==> wip/lagoon <==
==> flow/design.v <==
module cpu(input clk, reset, input [15:0] i_mem_rddata, output logic o_mem_rd, o_mem_wr, output logic [15:0] o_mem_addr, o_mem_wrdata);
	logic ld_pc, pc_inc, ldpc7, Ain, Gin, AddSub, ldnz, ld_ir, ld_addr, ld_data, done;
	logic Gout, pcout, out8, s8out, s11out, wr, n, z;
	logic [15:0] buswire, wA, wG, wPC, wr0, wr1, wr2, wr3, wr4, wr5, wr6, wr7, sext_imm8, sext_imm11, IR, addr, data, sum;
	logic [7:0] Xreg, Yreg, Rin, Rout;
	logic [12:0] Sel;
	logic [7:0] imm8;
	logic [10:0] imm11;
	logic [4:0] inst;
	enum int unsigned
	{
		INIT,
		T0,
		T1,
		T2,
		T3,
		T4,
		T5,
		T6
	} state, nextstate;
	always @(posedge clk)
		if (reset)
			state <= INIT;
		else
			state <= nextstate;	
	always @(state, done)
	begin
		case (state)
			INIT:
				nextstate = T0;
			T0:  
				nextstate = T1;
			T1: begin
 				if (done) nextstate = T0;
 				else nextstate = T2;
 			end
			T2: 
 			begin
 				if (done) nextstate = T0;
				else nextstate = T3;
			end
	 		T3:  
	 		begin
				if (done) nextstate = T0;
 				else nextstate = T4;
 			end
			T4:  
			begin
 				if (done) nextstate = T0;
 				else nextstate = T5;
 			end
			T5:  
			begin
 				if (done) nextstate = T0;
 				else nextstate = T6;
 			end
 			T6: nextstate = T0;
			default: nextstate = INIT;
		endcase
	end
	always @(*)
	begin
		parameter 
		mv = 5'b0, add = 5'b1, sub = 5'b10, cmp = 5'b11, ld = 5'b100, st = 5'b101, 
		mvi = 5'b10000, addi = 5'b10001, subi = 5'b10010, cmpi = 5'b10011, mvhi = 5'b10110,
		jr = 5'b1000, jzr = 5'b1001, jnr = 5'b1010, callr = 5'b1100, 
		j = 5'b11000, jz = 5'b11001, jn = 5'b11010, call = 5'b11100;
		ld_pc = 0; pc_inc = 0; ldpc7 = 0; out8 = 0; Ain = 0; Gin = 0; AddSub = 0; ldnz = 0; 
		ld_ir = 0; ld_addr = 0; ld_data = 0; done = 0;
		Gout = 0; pcout = 0; s8out = 0; s11out = 0;
		o_mem_rd = 0; o_mem_wr = 0; wr = 0;
		Rin = 0;
		Rout = 0;
		case (state)
			INIT: begin
				ld_addr = 1;
				o_mem_rd = 1;
			end
			T0:  
				begin
					ld_ir = 1;
					pc_inc = 1;  
				end
			T1:
				case (inst)
					mv:
					begin
						Rout = Yreg;
						Rin = Xreg;
						ld_addr = 1;
					end
					add, sub, cmp: begin
						Rout = Xreg;
						Ain = 1;
					end
					ld, st: begin
						Rout = Yreg;
						wr = 1;
						ld_addr = 1;
					end
					mvi: begin
						s8out = 1;
						Rin = Xreg;
						ld_addr = 1;
					end
					addi, subi, cmpi: begin
						Rout = Xreg;
						Ain = 1;
					end
					mvhi: begin
						out8 = 1;
						Rin = Xreg;
						ld_addr = 1;
					end
					jr: begin
						Rout = Xreg;
						ld_pc = 1;
					end
					jzr: begin
						if (z) begin
							Rout = Xreg;
							ld_pc = 1;
						end
						else begin
							ld_addr = 1;
						end
					end
					jnr: begin
						if (n) begin
							Rout = Xreg;
							ld_pc = 1;
						end
						else begin
							ld_addr = 1;
						end					
					end
					callr: begin
						pcout = 1;
						Rin = 8'b10000000;
						ldpc7 = 1;
					end
					j: begin
						s11out = 1;
						Ain = 1;
					end
					jz: begin
						if (z) begin
							s11out = 1;
							Ain = 1;
						end
						else begin
							ld_addr = 1;
						end
					end
					jn: begin
						if (n) begin
							s11out = 1;
							Ain = 1;
						end
						else begin
							ld_addr = 1;
						end					
					end
					call: begin
						pcout = 1;
						Rin = 8'b10000000;
						ldpc7 = 1;
					end
					default: ;
			   endcase
			T2:
				case (inst)
					mv, mvi, mvhi:
					begin
						done = 1;
						o_mem_rd = 1;
					end
					add: begin
						Rout = Yreg;
						Gin = 1;
					end
					sub, cmp: begin
						Rout = Yreg;
						Gin = 1;
						AddSub = 1;
					end
					ld: begin
						o_mem_rd = 1;
					end
					st: begin
						Rout = Xreg;
						wr = 1;
						ld_data = 1;
					end
					addi: begin
						s8out = 1;
						Gin = 1;
					end
					subi, cmpi: begin
						s8out = 1;
						Gin = 1;
						AddSub = 1;	
					end
					jr: begin
						ld_addr = 1;
					end
					jzr: begin
						if (z) begin
							ld_addr = 1;
						end
						else begin
							done = 1;
							o_mem_rd = 1;
						end
					end
					jnr: begin
						if (n) begin
							ld_addr = 1;
						end
						else begin
							done = 1;
							o_mem_rd = 1;
						end					
					end
					callr: begin
						Rout = Xreg;
						ld_pc = 1;
					end
					j: begin
						pcout = 1;
						Gin = 1;
					end
					jz: begin
						if (z) begin
							pcout = 1;
							Gin = 1;
						end
						else begin
							done = 1;
							o_mem_rd = 1;
						end
					end
					jn: begin
						if (n) begin
							pcout = 1;
							Gin = 1;
						end
						else begin
							done = 1;
							o_mem_rd = 1;
						end					
					end
					call: begin
						s11out = 1;
						Ain = 1;
					end
					default: ;
			   endcase
			T3:
				case (inst)
					add, sub: begin
						Gout = 1;
						Rin = Xreg;
						ldnz = 1;
						ld_addr = 1;
					end
					cmp: begin
						Gout = 1;
						ldnz = 1;
						ld_addr = 1;
					end
					ld: begin
						Rout = 0;
						Rin = Xreg;
						ld_addr = 1;
					end
					st: begin
						o_mem_wr = 1;
					end
					addi, subi: begin
						Gout = 1;
						Rin = Xreg;
						ldnz = 1;
						ld_addr = 1;
					end
					cmpi: begin
						Gout = 1;
						ldnz = 1;
						ld_addr = 1;
					end
					jr, jzr, jnr: begin
						done = 1;
						o_mem_rd = 1;
					end
					callr: begin
						ld_addr = 1;
					end
					j, jz, jn: begin
						Gout = 1;
						ld_pc = 1;
					end
					call: begin
						pcout = 1;
						Gin = 1;
					end
					default: ;
			   endcase
			T4:
				case (inst)
					add, sub, cmp, ld, addi, subi, cmpi, callr: begin
						done = 1;
						o_mem_rd = 1;
					end
					cmp: begin
						Gout = 1;
						ldnz = 1;
						ld_addr = 1;
					end
					st: begin
						ld_addr = 1;
					end
					j, jz, jn: begin
						ld_addr = 1;
					end
					call: begin
						Gout = 1;
						ld_pc = 1;
					end
					default: ;
			   endcase
			T5:
				case (inst)
					st, j, jz, jn: begin
						done = 1;
						o_mem_rd = 1;
					end
					call: begin
						ld_addr = 1;
					end
					default: ;
			   endcase
			T6:
				case (inst)
					call: begin
						done = 1;
						o_mem_rd = 1;
					end
					default: ;
			   endcase
			default: ;
		endcase
	end
	assign inst = IR[4:0];
	assign imm8 = IR[15:8];
	assign imm11 = IR[15:5];
	dec3to8 decX (IR[7:5], 1'b1, Xreg);
	dec3to8 decY (IR[10:8], 1'b1, Yreg);
	regn IRreg (i_mem_rddata, ld_ir, clk, IR);	
	genpurp r0 (buswire, Rin[0], out8, 1'b0, clk, reset, wr0);
	genpurp r1 (buswire, Rin[1], out8, 1'b0, clk, reset, wr1);
	genpurp r2 (buswire, Rin[2], out8, 1'b0, clk, reset, wr2);
	genpurp r3 (buswire, Rin[3], out8, 1'b0, clk, reset, wr3);
	genpurp r4 (buswire, Rin[4], out8, 1'b0, clk, reset, wr4);
	genpurp r5 (buswire, Rin[5], out8, 1'b0, clk, reset, wr5);
	genpurp r6 (buswire, Rin[6], out8, 1'b0, clk, reset, wr6);
	genpurp r7 (buswire, Rin[7], out8, ldpc7, clk, reset, wr7);  
	pc_count pc(buswire, reset, clk, ld_pc, pc_inc, wPC);
	regn rA (buswire, Ain, clk, wA);
	regn rG (sum, Gin, clk, wG);
	regn raddr (addr, ld_addr, clk, o_mem_addr);
	regn rdata (data, ld_data, clk, o_mem_wrdata);
	always @(posedge clk) begin
	 	if (reset) begin
	 		n = 0;
	 		z = 0;
	 	end
	 	if (ldnz) begin
	 		n = buswire[15];
	 		z = (buswire == 16'b0) ? 1 : 0;
	 	end
	end
	always @(AddSub or wA or buswire)
		begin
		if (!AddSub)
			sum = wA + buswire;
	    else
			sum = wA - buswire;
		end
	assign addr = (wr) ? buswire : wPC;
	assign data = (wr) ? buswire : 16'b0;
	assign Sel = {Rout, Gout, pcout, out8, s8out, s11out};
	always @(*)
	begin
		if (Sel == 13'b1000000000000)
			buswire = wr7;
   	else if (Sel == 13'b100000000000)
			buswire = wr6;
		else if (Sel == 13'b10000000000)
			buswire = wr5;
		else if (Sel == 13'b1000000000)
			buswire = wr4;
		else if (Sel == 13'b100000000)
			buswire = wr3;
		else if (Sel == 10'b10000000)
			buswire = wr2;
		else if (Sel == 10'b1000000)
			buswire = wr1;
		else if (Sel == 10'b100000)
			buswire = wr0;
		else if (Sel == 10'b10000)
			buswire = wG;
		else if (Sel == 10'b1000)
			buswire = wPC;
		else if (Sel == 10'b100)
			buswire = {imm8, 8'b0};  
		else if (Sel == 10'b10)
			buswire = {{8{imm8[7]}}, imm8};  
		else if (Sel == 10'b1)
			buswire = 2*{{4{imm11[10]}}, imm11};  
   		else buswire = i_mem_rddata;
	end
endmodule
module dec3to8(input [2:0] in, input enable, output logic [7:0] Y);
	always @(in or enable)
	begin
		if (enable)
			case (in)
				3'b000: Y = 8'b1;
	   	   		3'b001: Y = 8'b10;
				3'b010: Y = 8'b100;
				3'b011: Y = 8'b1000;
				3'b100: Y = 8'b10000;
				3'b101: Y = 8'b100000;
				3'b110: Y = 8'b1000000;
				3'b111: Y = 8'b10000000;
			endcase
		else 
			Y = 8'b0;
	end
endmodule
module genpurp(input [15:0] R, input Rin, out8, ldpc7, clk, reset, output logic [15:0] Q);
	always @(posedge clk)
	 	if (reset)
	 		Q <= 16'b0;
	 	else if (out8 & Rin)
			Q <= Q + R;
		else if (Rin) 
			Q <= R;  
		else if (ldpc7)
			Q <= R;  
endmodule
module pc_count(input [15:0] R, input reset, Clock, ld_pc, pc_inc, output logic [15:0] Q);
	always @(posedge Clock)
	 	if (reset)
			Q <= 16'b0;
		else if (ld_pc)
			Q <= R;
		else if (pc_inc)
			Q <= Q + 2'b10;  
endmodule
module regn(R, Rin, Clock, Q);
	parameter n = 16;
	input [n-1:0] R;
	input Rin, Clock;
	output [n-1:0] Q;
	reg [n-1:0] Q;
	always @(posedge Clock)
	 	if (Rin)
			Q <= R;
endmodule
==> flow/run.sh <==
#!/bin/bash
# the make line also repeats each setting of config.mk as NAME=value (left out here)
make -C /OpenROAD-flow-scripts/flow DESIGN_CONFIG=/design/flow/config.mk WORK_HOME=/design/flow/orfs CLKGATE_MAP_FILE= finish
==> flow/config.mk <==
export PLATFORM = sky130hd
export DESIGN_NAME = cpu
export DESIGN_NICKNAME = cpu
export VERILOG_FILES = /design/flow/design.v
export SDC_FILE = /design/flow/constraint.sdc
export NUM_CORES = 4
export LEC_CHECK = 0
export ABC_AREA = 1
export CAP_MARGIN = 20
export CELL_PAD_IN_SITES_DETAIL_PLACEMENT = 0
export CORE_MARGIN = 2
export CORE_UTILIZATION = 71
export CTS_CLUSTER_DIAMETER = 236
export CTS_CLUSTER_SIZE = 19
export HOLD_SLACK_MARGIN = -0.08
export PLACE_DENSITY_LB_ADDON = 0.3
export SETUP_SLACK_MARGIN = 0.8
export SLEW_MARGIN = 20
export TNS_END_PERCENT = 90
==> flow/constraint.sdc <==
create_clock -name core_clock -period 7.54 [get_ports {clk}]
set_input_delay 1.5080 -clock core_clock [delete_from_list [all_inputs] [get_ports {clk}]]
set_output_delay 1.5080 -clock core_clock [all_outputs]
set_load 0.01 [all_outputs]
==> wip/onyx: changes against wip/lagoon <==
CELL_PAD_IN_SITES_DETAIL_PLACEMENT = 2   (was 0)
CORE_UTILIZATION = 50   (was 71)
CTS_CLUSTER_DIAMETER = 191   (was 236)
CTS_CLUSTER_SIZE = 57   (was 19)
GPL_ROUTABILITY_DRIVEN = 0   (was not set)
GPL_TIMING_DRIVEN = 0   (was not set)
HOLD_SLACK_MARGIN = 0.23   (was -0.08)
MIN_ROUTING_LAYER = met2   (was not set)
PLACE_DENSITY_LB_ADDON = 0.22   (was 0.3)
SETUP_SLACK_MARGIN = -0.01   (was 0.8)
TNS_END_PERCENT = 30   (was 90)
==> flow/constraint.sdc (replaced) <==
create_clock -name core_clock -period 9.53 [get_ports {clk}]
set_input_delay 1.9060 -clock core_clock [delete_from_list [all_inputs] [get_ports {clk}]]
set_output_delay 1.9060 -clock core_clock [all_outputs]
set_load 0.01 [all_outputs]
==> out/results.ini <==
[run_status]
flow.stopped_at = detailed placement
run_status = did not finish
tool.error = [ERROR DPL-0033] detailed placement checks failed during check placement.

[floorplanning]
fp.dieArea_mm2 = 0.03914
die_w_um = 197.8
die_y_um = 197.8
core_mm2 = 0.03679
initCoreUtil_pct = 51.07
rows = 70

[yosys]
yosys.stat.chipArea_mm2 = 0.01879

The numbers above come from wip/onyx.

==> out/results.ini <==
[yosys]
yosys.stat.chipArea_mm2 = 0.01879

[run_status]
run_status = complete, no violations

[floorplanning]
fp.dieArea_mm2 = 0.02778
initCoreUtil_pct = 72.29
rows = 59
die_y_um = 166.7

The numbers above come from wip/lagoon.

